fjord:
## Runner2048
module Runner2048 (board_clk, VGA_R, VGA_G, VGA_B, hsync, vsync, clk, blank_n, rst, inputnums);
For scale: ~450 flip-flops, roughly 34 I/O pins, ~44000 µm² of cells after synthesis.
==> flow/config.mk <==
export PLATFORM = sky130hd
export DESIGN_NAME = Runner2048
export DESIGN_NICKNAME = Runner2048
export VERILOG_FILES = /design/flow/design.v
export SDC_FILE = /design/flow/constraint.sdc
export NUM_CORES = 4
export LEC_CHECK = 0
export CAP_MARGIN = 25
export CORE_ASPECT_RATIO = 0.77
export CORE_MARGIN = 2
export CORE_UTILIZATION = 50
export CTS_CLUSTER_DIAMETER = 318
export CTS_CLUSTER_SIZE = 53
export MIN_ROUTING_LAYER = met2
export PLACE_DENSITY_LB_ADDON = 0.27
export SETUP_SLACK_MARGIN = -0.39
export SLEW_MARGIN = 35
==> flow/constraint.sdc <==
create_clock -name core_clock -period 8.22 [get_ports {board_clk}]
set_input_delay 1.6440 -clock core_clock [delete_from_list [all_inputs] [get_ports {board_clk}]]
set_output_delay 1.6440 -clock core_clock [all_outputs]
set_load 0.01 [all_outputs]
run.sh (not shown) runs the stock make flow with config.mk's settings and CLKGATE_MAP_FILE=.
For fjord, the flow was terminated by a tool error in global routing (5_1_grt) and produced no final design.
## Diff of input files: tundra against fjord
- a deleted CTS_CLUSTER_DIAMETER that had been 318
- a change of CAP_MARGIN from 25 to 20
- a deleted MIN_ROUTING_LAYER that had been met2
- a deleted SETUP_SLACK_MARGIN that had been -0.39
- a change of SLEW_MARGIN from 35 to 20
- a deleted CORE_ASPECT_RATIO that had been 0.77
- a change of CORE_UTILIZATION from 50 to 16
- a deleted CTS_CLUSTER_SIZE that had been 53
- a deleted PLACE_DENSITY_LB_ADDON that had been 0.27
- a change of the clock period (ns, I/O delays scaled along) from 8.22 to 25.1
==> comparison <==
- The flow did not stop early for tundra: all stages ran, and the layout cleared the timing, DRC and antenna checks.
- The number of H-tree branching levels reported for tundra is greater than that of fjord by 1.
- Diff fjord -> tundra: simple logic cell fraction of the synthesized area held, tally of unique sky130hd cells used after synthesis held, post-cts sizing count held.
- Changes observed in tundra relative to fjord: die outline height rose 100%; area of the die now larger.
diff inputs: tundra => yarrow
- swapping 16 for 72 in CORE_UTILIZATION
- putting CTS_CLUSTER_DIAMETER at 397 where nothing was set
- putting ABC_AREA at 1 where nothing was set
- swapping 25.1 for 10.7 in the clock period (ns, I/O delays scaled along)
- Final worst slack: yarrow < tundra
- Compared with tundra, yarrow shows a higher final core utilization.
- Across both runs, routed wire length was higher for yarrow than for tundra.
- Final weighted congestion of routability-driven global placement (tundra / yarrow): 0.869
- yarrow against tundra: layout filler cell count went down by about 80%, count of clock-buffer cells in the layout went down by 4.2%, total power went up by 210%.
- A prevailing logic family in the synthesized netlist of simple AND/OR/NAND/NOR gates is what yarrow shows, while AND-OR/OR-AND gates belongs to tundra.
Relative to yarrow, the following input files were edited for indigo:
- CTS_CLUSTER_DIAMETER no longer set, was 397
- ABC_AREA no longer set, was 1
- SETUP_SLACK_MARGIN now 1.22, previously not set
- CORE_UTILIZATION now 65, was 72
- the clock period (ns, I/O delays scaled along) now 4.82, was 10.7
Notes after the runs:
On indigo: switching power total is about 80% higher than what yarrow gave. In indigo, share of synthesized area spent on multiplexers is higher than in yarrow. Comparing yarrow with indigo, the wire length of the first global-routing pass came out essentially unchanged. Delta (indigo minus yarrow): total number of vias shows a reduction of 5053; cell area after synthesis saw a decrease; setup slack decreased by 4.93 ns relative to the old numbers; synthesized cell count went down.
Input changes introduced in sierra (baseline for comparison: indigo):
- removing SETUP_SLACK_MARGIN (formerly 1.22)
- setting TNS_END_PERCENT to 5 for the first time
- changing the clock period (ns, I/O delays scaled along) from 4.82 to 15.5
Results
On multi-input logic cell count, sierra and indigo are basically level. Measured against each other, sierra and indigo differ in total power, the lower figure coming from sierra. Taking indigo as the reference point, the total global-route track usage of sierra falls by 3.8 points. sierra was carried through to the last stage, and its layout satisfied the timing, DRC and antenna checks. Per the final summary, indigo finished and its layout is clean on timing, DRC and antenna.
[inputs] nickel vs sierra
- TNS_END_PERCENT: 5 -> unset
- CORE_UTILIZATION: 65 -> 40
- the clock period (ns, I/O delays scaled along): 15.5 -> 7.3
Results
The higher half-perimeter wire length after placement of sierra and nickel is in nickel. The higher final period demand of the worst path of sierra and nickel is in sierra. What sierra reported for total wirelength of the detailed-routed design has to be multiplied by 1.09 to get the figure for nickel. Instance count along the most critical hold path came out exactly the same in sierra and nickel.

Setup of v28:
Runner2048 again, from the RTL that the note above started with.
## Runner2048
module Runner2048 (board_clk, VGA_R, VGA_G, VGA_B, hsync, vsync, clk, blank_n, rst, inputnums);
Settings: LEC_CHECK=0, ABC_AREA=0, CAP_MARGIN=5, CELL_PAD_IN_SITES_DETAIL_PLACEMENT=2, CELL_PAD_IN_SITES_GLOBAL_PLACEMENT=1, CORE_ASPECT_RATIO=0.64, CORE_MARGIN=2, CORE_UTILIZATION=40, CTS_CLUSTER_DIAMETER=334, GPL_ROUTABILITY_DRIVEN=1, GPL_TIMING_DRIVEN=0, HOLD_SLACK_MARGIN=0.23, MAX_ROUTING_LAYER=met4, MIN_ROUTING_LAYER=met2, SETUP_SLACK_MARGIN=2.13, SLEW_MARGIN=40, TNS_END_PERCENT=40; clock period 20.0 ns.
What ended v28 was a tool error in 5_1_grt; the run never finished.
What v57 does differently from v28 at the input level:
- HOLD_SLACK_MARGIN no longer set, was 0.23
- CORE_UTILIZATION now 39, was 40
- CELL_PAD_IN_SITES_DETAIL_PLACEMENT now 1, was 2
- SLEW_MARGIN now 20, was 40
- MIN_ROUTING_LAYER now met1, was met2
- ABC_AREA now 1, was 0
- TNS_END_PERCENT now 35, was 40
- CTS_CLUSTER_DIAMETER now 152, was 334
- CORE_ASPECT_RATIO no longer set, was 0.64
- CORE_MARGIN now 6, was 2
- GPL_ROUTABILITY_DRIVEN no longer set, was 1
- SETUP_SLACK_MARGIN now 2.53, was 2.13
- GPL_TIMING_DRIVEN now 1, was 0
- CAP_MARGIN now 25, was 5
Changes observed in v57 relative to v28: number of buffers inserted during clock tree synthesis increased 5; parity-gate share of the synthesized area counting xor and xnor cells decreased 1.9 points.
Core footprint ends up lower on v28.
The higher area share of fa/ha/maj cells after synthesis came out of v28.
Measured against each other, v57 and v28 differ in final weighted congestion of routability-driven global placement, the lower figure coming from v57.
On v57: number of cells after detailed placement is 1704 higher than what v28 gave.
Note that the synthesized netlist cell count recorded for v57 amounts to 1.4 times the value seen in v28.
The basic-gate share of the synthesized area counting and, or, nand and nor cells in v57 was higher than what v28 gave.
Of v57 and v28, the lower die height belongs to v28.
Dominant kind of combinational cell = simple AND/OR/NAND/NOR gates: v57; dominant kind of combinational cell = AND-OR/OR-AND gates: v28
v57: all stages complete, timing, DRC and antenna checks passed
Between v28 and v57, the flow reports area after synthesis increasing by a few percent.
[inputs] v53 vs v57
- MIN_ROUTING_LAYER changed from met1 to met2
- PLACE_DENSITY_LB_ADDON newly set to 0.21
- MAX_ROUTING_LAYER removed (was met4)
- SETUP_SLACK_MARGIN removed (was 2.53)
- GPL_TIMING_DRIVEN changed from 1 to 0
- CAP_MARGIN changed from 25 to 20
==> comparison <==
Per the final summary, v57 finished and its layout is clean on timing, DRC and antenna. Status(v53) = ERROR, stage = 5_1_grt. Yosys stat cell total: v57 vs v53 identical. Summary: with v57 as the reference, number of buffers created by CTS in v53 moved down by a few percent. In v53 relative to v57, cell area after placement had gone up slightly. Taking v57 as the reference, in v53 post-placement setup slack decreased 220 ps, number of cells in the design after placement increased 2.5%, vertical extent of the die essentially unchanged.
[inputs] v13 vs v53
- CORE_UTILIZATION now 66, was 39
- GPL_TIMING_DRIVEN no longer set, was 0
- CELL_PAD_IN_SITES_GLOBAL_PLACEMENT no longer set, was 1
- MIN_ROUTING_LAYER no longer set, was met2
- CORE_MARGIN now 2, was 6
- PLACE_DENSITY_LB_ADDON no longer set, was 0.21
- ABC_AREA no longer set, was 1
- CELL_PAD_IN_SITES_DETAIL_PLACEMENT no longer set, was 1
- TNS_END_PERCENT no longer set, was 35
- CTS_CLUSTER_DIAMETER no longer set, was 152
- the clock period (ns, I/O delays scaled along) now 7.55, was 20.0
As far as post-cts sizing count goes, v53 and v13 are indistinguishable; the numbers are identical.
Between v53 and v13, area share of fa/ha/maj cells after synthesis is lower for v53, v13 comes in above that.
Compared to v53, v13 has die extent in x 26% lower.
Going from v53 to v13, number of placement rows fell by 30, number of buffers created by CTS fell by 5, chip height fell by 26%, cell total in the yosys stat output fell by 1837, full die area fell by 45%.
Synthesized-area fraction occupied by xor and xnor cells up 1.9 points in v13 wrt v53
v53 → v13: net count after synthesis fell 25%; pre-CTS setup slack now sits lower.
v13 finished every step from synthesis to the final layout, and the layout passed the timing, DRC and antenna checks.
--- input diff v13..v8 ---
- CTS_CLUSTER_SIZE newly set to 19
- CORE_UTILIZATION changed from 66 to 70
- the clock period (ns, I/O delays scaled along) changed from 7.55 to 4.17
## What came out
v8 | ERROR | 5_1_grt
On area share of and-or/or-and cells after synthesis, v8 and v13 are basically level.
v13 fits on a die that is larger than the die of v8.
Diff v13 -> v8 | placeable core region | down by a few percent
Higher number of placement rows was reported by v13, not v8.
Async set or reset register ratio after synthesis came out exactly the same in v8 and v13.
Relative to v8, the following input files were edited for v50:
- SETUP_SLACK_MARGIN newly set to 1.28
- MAX_ROUTING_LAYER newly set to met4
- CTS_CLUSTER_SIZE removed (was 19)
- the clock period (ns, I/O delays scaled along) changed from 4.17 to 4.88
Results
The flow for v50 finished, though final verification flagged setup timing. Placed wire-length estimate on v50 is down relative to v8. Diff v8..v50 | chip area line of the yosys report | unchanged. Summary: with v8 as the reference, post-cts repair resize count in v50 moved down by a few percent. For number of cells after detailed placement, dividing the value from v8 by the value from v50 gives 1.11. Changes observed in v50 relative to v8: total placed instance area down 8.7%; synthesized cell count flat; worst slack at placement up 400 ps.
Power figures rest on the tool's default switching activity, not on a simulated workload.
